## TR
==> flow/design.v (excerpt) <==
module top #(parameter WIDTH = 32)
(
	input				   clk,
	input				   rst,
	input 				   div_ready,
	input 				   div_datavalid_i,
	input 	   [WIDTH-1:0] div_dividend_i,
	input 	   [WIDTH-1:0] div_divisor_i,
	output reg 		 	   div_doing_o,
	output reg 		 	   div_qrvalid_o,
	output reg [WIDTH-1:0] div_quotient_o,
	output reg [WIDTH-1:0] div_remainder_o
);
Settings: LEC_CHECK=0, CAP_MARGIN=20, CELL_PAD_IN_SITES_GLOBAL_PLACEMENT=2, CORE_ASPECT_RATIO=1.12, CORE_MARGIN=2, CORE_UTILIZATION=52, CTS_CLUSTER_SIZE=17, GPL_ROUTABILITY_DRIVEN=1, GPL_TIMING_DRIVEN=0, MAX_ROUTING_LAYER=met5, MIN_ROUTING_LAYER=met1, SLEW_MARGIN=15; clock period 4.54 ns.
run.sh (not shown) runs the stock make flow with config.mk's settings and CLKGATE_MAP_FILE=.
The layout from TR, despite a flow that completed every stage, fails the layout checks, with the failing checks listed as negative setup slack.
diff inputs: TR => PW
# TR
export LEC_CHECK = 0
export CAP_MARGIN = 20
export CELL_PAD_IN_SITES_GLOBAL_PLACEMENT = 2
export CORE_ASPECT_RATIO = 1.12
export CORE_MARGIN = 2
export CORE_UTILIZATION = 52
export CTS_CLUSTER_SIZE = 17
export GPL_ROUTABILITY_DRIVEN = 1
export GPL_TIMING_DRIVEN = 0
export MAX_ROUTING_LAYER = met5
export MIN_ROUTING_LAYER = met1
export SLEW_MARGIN = 15
create_clock -name core_clock -period 4.54 [get_ports {clk}]
# PW
export LEC_CHECK = 0
export ABC_AREA = 0
export CAP_MARGIN = 20
export CORE_MARGIN = 2
export CORE_UTILIZATION = 72
export HOLD_SLACK_MARGIN = -0.08
export PLACE_DENSITY = 0.94
export SETUP_SLACK_MARGIN = 1.1
export SLEW_MARGIN = 20
create_clock -name core_clock -period 3.72 [get_ports {clk}]
[summary]
- PW: it failed during clock tree synthesis, and the tool reported DPL-0033.
- PW: die area 0.11 sq mm below TR
- Compared with TR, in PW weighted congestion at the end of routability-driven global placement went up 0.039, fraction of the mapped netlist area in simple logic gates essentially unchanged, pre-CTS worst setup slack shrank by 1.06 ns.
- Comparing TR against PW, there is no change at all in proportion of synthesized area in mux cells.
- Looking at floorplan die height across TR and PW, the one that comes out lower is PW.
- When PW is set beside TR, its tally of buffers added on design ports turns out to be 0.76% larger.
- On PW: core footprint is 28% lower than what TR gave.
- Floorplan core density in PW is 20 points higher than in TR

========
run 1:
Starting RTL as in the previous note.
clock: 5.2 ns
lec_check: 0
cap_margin: 20
core_margin: 2
core_utilization: 72
place_density: 0.95
slew_margin: 20
Run 1 did not finish; a tool error ended it in global routing.
#### Input delta (run 2 over run 1)
--- a/flow/config.mk
+++ b/flow/config.mk
@@ -8,5 +8,4 @@
 export CAP_MARGIN = 20
 export CORE_MARGIN = 2
-export CORE_UTILIZATION = 72
-export PLACE_DENSITY = 0.95
+export CORE_UTILIZATION = 40
 export SLEW_MARGIN = 20
==> flow/constraint.sdc <==
create_clock -name core_clock -period 6.58 [get_ports {clk}]
set_input_delay 1.3160 -clock core_clock [delete_from_list [all_inputs] [get_ports {clk}]]
set_output_delay 1.3160 -clock core_clock [all_outputs]
set_load 0.01 [all_outputs]
Results
- Higher placeable core region goes to run 2 over run 1.
- In the flow results for run 1 and run 2, the weighted congestion at the end of routability-driven global placement is smaller on run 2.
- On area of the mapped netlist, run 1 and run 2 are neck and neck.
- Run 2 vs run 1 — die extent in x rose about 34%.
- Summary of run 2 over run 1: die outline area +about 80%, number of CTS-inserted buffers increased by 30 relative to the old numbers, hold-fix buffer count after cts stayed essentially flat, post-detailed-placement half-perimeter wirelength +0.40%, pre-CTS setup slack grew by 1.11 ns.
- Delta (run 2 minus run 1): cell row count higher; number of buffers inserted to repair setup after CTS went down 223.
- Run 2 has completed all stages; timing, DRC and antenna checks passed.
Inputs modified between run 2 and run 3:
==> flow/constraint.sdc <==
create_clock -name core_clock -period 7.5 [get_ports {clk}]
set_input_delay 1.5000 -clock core_clock [delete_from_list [all_inputs] [get_ports {clk}]]
set_output_delay 1.5000 -clock core_clock [all_outputs]
set_load 0.01 [all_outputs]
Notes after the runs:
Between run 3 and run 2, the design area does not differ in any meaningful way.
| count of non-filler cells in the finished layout | run 2 vs run 3 | ≈ equal |
Re wire length on met1: run 3 is 0.80% down on run 2.
~same via count in run 2 and run 3
Run 3 -> run 2: number of clock-tree buffers in the layout flat
Edits applied to the flow inputs when going from run 3 to run 4:
--- a/flow/config.mk
+++ b/flow/config.mk
@@ -8,4 +8,5 @@
 export CAP_MARGIN = 20
 export CORE_MARGIN = 2
-export CORE_UTILIZATION = 40
+export CORE_UTILIZATION = 72
+export HOLD_SLACK_MARGIN = -0.09
 export SLEW_MARGIN = 20
==> flow/constraint.sdc <==
create_clock -name core_clock -period 4.55 [get_ports {clk}]
set_input_delay 0.9100 -clock core_clock [delete_from_list [all_inputs] [get_ports {clk}]]
set_output_delay 0.9100 -clock core_clock [all_outputs]
set_load 0.01 [all_outputs]
==> results <==
Run 4 did not finish; a tool error ended it in global routing.
Re area after synthesis: no difference whatsoever between run 3 and run 4.
Diff run 3 and run 4: core footprint lower in run 4
| number of gates resized after CTS | run 4 vs run 3 | 1,725 higher |
Compared with run 3, run 4 shows die size that has gone down by more than a quarter.
Taking run 3 as the reference point, the routability-driven placement congestion ratio of run 4 rises by about 9%.
Run 3 -> run 4: die span in y decreased by more than a quarter
In the reports for run 3 and run 4, the larger core utilization before placement belongs to run 4.
As far as count of port buffers added during placement goes, run 3 and run 4 are indistinguishable; the numbers are identical.
